==> job 7913 <==
==> flow/design.v <==
module HW3_FPMUL_754SP(Clk, Rst, St, FPmplier, FPmcand, Done, Ovf, Unf, FPproduct);
	input Clk, Rst, St;
	input [31:0] FPmplier, FPmcand;
	output reg [31:0] FPproduct;
	output reg Ovf, Unf, Done;
	wire [47:0] mult_out;
	wire [8:0] expo_out;		 
	reg [22:0] F;
	reg [8:0] E, E_biased;
	reg S;
	reg [1:0] state;
	assign mult_out = ({1'b1, FPmplier[22:0]}) * ({1'b1, FPmcand[22:0]});
	assign expo_out = (FPmplier[30:23] - 8'd127) + (FPmcand[30:23] - 8'd127);
	always @ (posedge Clk)	begin
		Done <= 1'b0;
		Ovf <= 1'b0;
		Unf <= 1'b0;
		if(Rst == 1'b1) begin
			state <= 2'b00;
		end
		else
		case(state)
			0: begin
				if(St == 1'b0)
					state <= 2'b00;
				else
					state <= 2'b01;
			end
			1: begin
				state <= 2'b10;
				S <= FPmplier[31] ^ FPmcand[31];
				if(FPmplier == 32'b0 || FPmcand == 32'b0) begin
					E <= 9'b0;
					E_biased <= 9'b0;
					F <= mult_out[45:23];
				end
				else if(mult_out[47] == 1'b1) begin
					E <= expo_out + 9'b1;
					E_biased <= expo_out + 9'd128;
					F <= mult_out[46:24];
				end
				else begin
					E <= expo_out;
					E_biased <= expo_out + 9'd127;
					F <= mult_out[45:23];
				end
			end
			2: begin
				state <= 2'b0;
				Done <= 1'b1;
				if(E_biased > 8'b11111110)
					Ovf <= 1'b1;
				if(E_biased < 8'b00000001)
					Unf <= 1'b1;
				FPproduct <= {S, E_biased[7:0], F};
			end
			default: begin
				if(St == 1'b0)
					state <= 2'b00;
				else
					state <= 2'b01;
			end
		endcase
	end
endmodule
==> flow/run.sh <==
#!/bin/bash
# the make line also repeats each setting of config.mk as NAME=value (left out here)
make -C /OpenROAD-flow-scripts/flow DESIGN_CONFIG=/design/flow/config.mk WORK_HOME=/design/flow/orfs CLKGATE_MAP_FILE= finish
==> flow/config.mk <==
export PLATFORM = sky130hd
export DESIGN_NAME = HW3_FPMUL_754SP
export DESIGN_NICKNAME = HW3_FPMUL_754SP
export VERILOG_FILES = /design/flow/design.v
export SDC_FILE = /design/flow/constraint.sdc
export NUM_CORES = 4
export LEC_CHECK = 0
export ABC_AREA = 1
export CAP_MARGIN = 0
export CELL_PAD_IN_SITES_DETAIL_PLACEMENT = 0
export CORE_MARGIN = 2
export CORE_UTILIZATION = 72
export CTS_CLUSTER_DIAMETER = 285
export CTS_CLUSTER_SIZE = 72
export MAX_ROUTING_LAYER = met5
export SETUP_SLACK_MARGIN = -0.53
export SLEW_MARGIN = 15
export TNS_END_PERCENT = 20
==> flow/constraint.sdc <==
create_clock -name core_clock -period 6.8 [get_ports {Clk}]
set_input_delay 1.3600 -clock core_clock [delete_from_list [all_inputs] [get_ports {Clk}]]
set_output_delay 1.3600 -clock core_clock [all_outputs]
set_load 0.01 [all_outputs]
==> inputs of job 6606, as changes to job 7913 <==
CTS_CLUSTER_SIZE = 21   (was 72)
PLACE_DENSITY_LB_ADDON = 0.09   (was not set)
SETUP_SLACK_MARGIN = not set   (was -0.53)
TNS_END_PERCENT = 95   (was 20)
==> flow/constraint.sdc (replaced) <==
create_clock -name core_clock -period 8.26 [get_ports {Clk}]
set_input_delay 1.6520 -clock core_clock [delete_from_list [all_inputs] [get_ports {Clk}]]
set_output_delay 1.6520 -clock core_clock [all_outputs]
set_load 0.01 [all_outputs]
==> impl_metrics.env <==
# yosys + openroad results
export IMPL_outcome="complete, but fails checks"
export IMPL_path_max_fanout=12
export IMPL_postLayoutSetupSlackWorst_ns=-0.898
export IMPL_log_warning_count=31
export IMPL_setup_violations=32
export IMPL_so_faults="setup timing"
export IMPL_dp_cells=3791
That was job 7913.
==> impl_metrics.env <==
# yosys + openroad results
export IMPL_log_warning_count=27
export IMPL_outcome="no timing/DRC/antenna violations"
export IMPL_path_max_fanout=16
export IMPL_maxCapViolCount=0
export IMPL_setup_violations=0
export IMPL_dp_cells=3637
export IMPL_postLayoutSetupSlackWorst_ns=0.214
export IMPL_antennaDiodeCount=0
That was job 6606.

* * *

==> build 85 <==
Starts from the design.v that is shown in full above.
Settings: LEC_CHECK=0, ABC_AREA=1, CAP_MARGIN=20, CORE_MARGIN=2, CORE_UTILIZATION=72, CTS_CLUSTER_DIAMETER=237, CTS_CLUSTER_SIZE=85, PLACE_DENSITY_LB_ADDON=0.2, SLEW_MARGIN=20; clock period 8.6 ns.
run.sh (not shown) runs the stock make flow with config.mk's settings and CLKGATE_MAP_FILE=.
==> build 54: changes against build 85 <==
Settings changed: CTS_CLUSTER_DIAMETER 237 to 235.
==> flow/constraint.sdc (replaced) <==
create_clock -name core_clock -period 8.4 [get_ports {Clk}]
set_input_delay 1.6800 -clock core_clock [delete_from_list [all_inputs] [get_ports {Clk}]]
set_output_delay 1.6800 -clock core_clock [all_outputs]
set_load 0.01 [all_outputs]
==> build 5: changes against build 85 <==
Settings changed: ABC_AREA 1 to default, CORE_ASPECT_RATIO from default to 1.04, CORE_UTILIZATION 72 to 40, CTS_CLUSTER_DIAMETER 237 to 292, CTS_CLUSTER_SIZE 85 to 47, PLACE_DENSITY_LB_ADDON 0.2 to 0.0, SETUP_SLACK_MARGIN from default to -0.34.
==> results.ini <==
[outcome]
status = failed layout checks
violations = negative setup slack

[logic_synthesis]
yosys-stat-cells = 2355
synthesis.instances = 2355

[final_timing]
postLayoutSetupSlackWorst_ns = -0.154
setup_violations = 16

[placement]
placedCellCount = 3379

The numbers above come from build 5.

==> results.ini <==
[placement]
placedCellCount = 3615

[outcome]
status = finished clean

[cells_and_area]
utilization_pct = 81.6

[logic_synthesis]
yosys-stat-cells = 3049
synthesis.instances = 3049

[final_timing]
setup_violations = 0
postLayoutSetupSlackWorst_ns = 0.165

The numbers above come from build 54.

==> results.ini <==
[outcome]
status = finished clean

[placement]
placedCellCount = 3576

[final_timing]
postLayoutSetupSlackWorst_ns = 0.325

The numbers above come from build 85.

